==> inputs of try-zinc <==
// Attention_top
module Attention_top #(
    parameter INPUT_WIDTH = 8,
    parameter NUM_CODE_WIDTH = 5,
    parameter MATRIX_SIZE = 3,
    parameter ADDR_WIDTH = $clog2(MATRIX_SIZE**2<<2),
    parameter OUTPUT_WIDTH = $clog2(MATRIX_SIZE*(2**INPUT_WIDTH))-1
)(
    input clk,
    input reset_n,
    input start,
    input softmax_req,DATA_write_EN,
    input  [INPUT_WIDTH*MATRIX_SIZE-1:0] Q_INPUT,
    input [INPUT_WIDTH*MATRIX_SIZE-1:0] MATRIX_INPUT,
    output reg [MATRIX_SIZE*OUTPUT_WIDTH-1:0] Output_RESULT,
    input output_req
);
Settings: LEC_CHECK=0, ABC_AREA=1, CAP_MARGIN=20, CORE_ASPECT_RATIO=1.39, CORE_MARGIN=2, CORE_UTILIZATION=72, CTS_CLUSTER_DIAMETER=397, CTS_CLUSTER_SIZE=98, HOLD_SLACK_MARGIN=0.29, PLACE_DENSITY=0.4, SETUP_SLACK_MARGIN=0.29, SLEW_MARGIN=20; clock period 2.47 ns.
run.sh (not shown) runs the stock make flow with config.mk's settings and CLKGATE_MAP_FILE=.
==> inputs of try-fjord, as changes to try-zinc <==
Settings changed: ABC_AREA 1 to unset, CORE_ASPECT_RATIO 1.39 to unset, CORE_UTILIZATION 72 to 40, CTS_CLUSTER_DIAMETER 397 to unset, CTS_CLUSTER_SIZE 98 to unset, HOLD_SLACK_MARGIN 0.29 to unset, PLACE_DENSITY 0.4 to unset, SETUP_SLACK_MARGIN 0.29 to unset.
==> flow/constraint.sdc (replaced) <==
create_clock -name core_clock -period 7.29 [get_ports {clk}]
set_input_delay 1.4580 -clock core_clock [delete_from_list [all_inputs] [get_ports {clk}]]
set_output_delay 1.4580 -clock core_clock [all_outputs]
set_load 0.01 [all_outputs]
==> notes <==
- try-zinc ended with an error in 5_1_grt (GRT-0232). try-fjord finished clean.
- Of try-fjord and try-zinc, try-zinc has the higher synthesized cell count (gap about 20%, measured against try-zinc).
- Against try-zinc, the die area of try-fjord is larger by 78%.
- Against try-fjord, the synthesized area of try-zinc is larger by 0.23%.

==> onyx: inputs <==
Attention_top again, from the RTL that the note above started with.
Settings: LEC_CHECK=0, ABC_AREA=1, CAP_MARGIN=0, CORE_ASPECT_RATIO=0.5, CORE_MARGIN=2, CORE_UTILIZATION=72, CTS_CLUSTER_DIAMETER=375, CTS_CLUSTER_SIZE=96, SETUP_SLACK_MARGIN=0.51, SLEW_MARGIN=20, TNS_END_PERCENT=10; clock period 2.3 ns.
==> inputs of umber, as changes to onyx <==
- ABC_AREA: 1 -> not set
- CAP_MARGIN: 0 -> 15
- CELL_PAD_IN_SITES_DETAIL_PLACEMENT: not set -> 0
- CELL_PAD_IN_SITES_GLOBAL_PLACEMENT: not set -> 0
- CORE_ASPECT_RATIO: 0.5 -> not set
- CTS_CLUSTER_DIAMETER: 375 -> not set
- CTS_CLUSTER_SIZE: 96 -> not set
- HOLD_SLACK_MARGIN: not set -> 0.12
- MIN_ROUTING_LAYER: not set -> met1
- SETUP_SLACK_MARGIN: 0.51 -> 0.77
- TNS_END_PERCENT: 10 -> 5
==> flow/constraint.sdc (replaced) <==
create_clock -name core_clock -period 3.47 [get_ports {clk}]
set_input_delay 0.6940 -clock core_clock [delete_from_list [all_inputs] [get_ports {clk}]]
set_output_delay 0.6940 -clock core_clock [all_outputs]
set_load 0.01 [all_outputs]
==> comparison table <==
item	umber	onyx
Result of the run	finished clean	aborted with a tool error
Stage where the flow stopped	-	5_1_grt
Dpl cell area	61300 um^2	65800 um^2
Die Outline Area	83000 um^2	83300 um^2
Share of the yosys chip area belonging to registers	53.2%	53.0%
Routability-driven placement congestion ratio	0.999	1.10
Area reported by Yosys stat	58100 um^2	58200 um^2
Syn Std Cell Area	58100 um^2	58200 um^2
Post-detailed-placement half-perimeter wirelength	98700 um	129000 um
Synthesized area per cell	11.1 um^2	8.99 um^2
Synth Area in Simple Gates	12.2%	18.0%
Area share of fa/ha/maj cells after synthesis	6.56%	6.54%
Setup Slack @ Placement	47.9 ps	-672 ps
H-Tree Level Count	3	1
Area share, top type	53.2%	53.0%
Total cells reported by yosys after synthesis	5229	6478
Num rows	104	73
Mux share of post-synthesis cell area	6.72%	0.696%
Inserted Clock Buffers	119	16
Xor and xnor fraction of the mapped netlist area	3.86%	2.07%
Floorplan-stage core utilization	72.5%	73.0%
Chip width	288 um	406 um
# Post-CTS Setup Buffers	60	125
Die height	288 um	205 um
Ao+oa area frac	14.4%	12.1%
Synthesized instance count	5229	6478
Post-CTS Resized	107	431
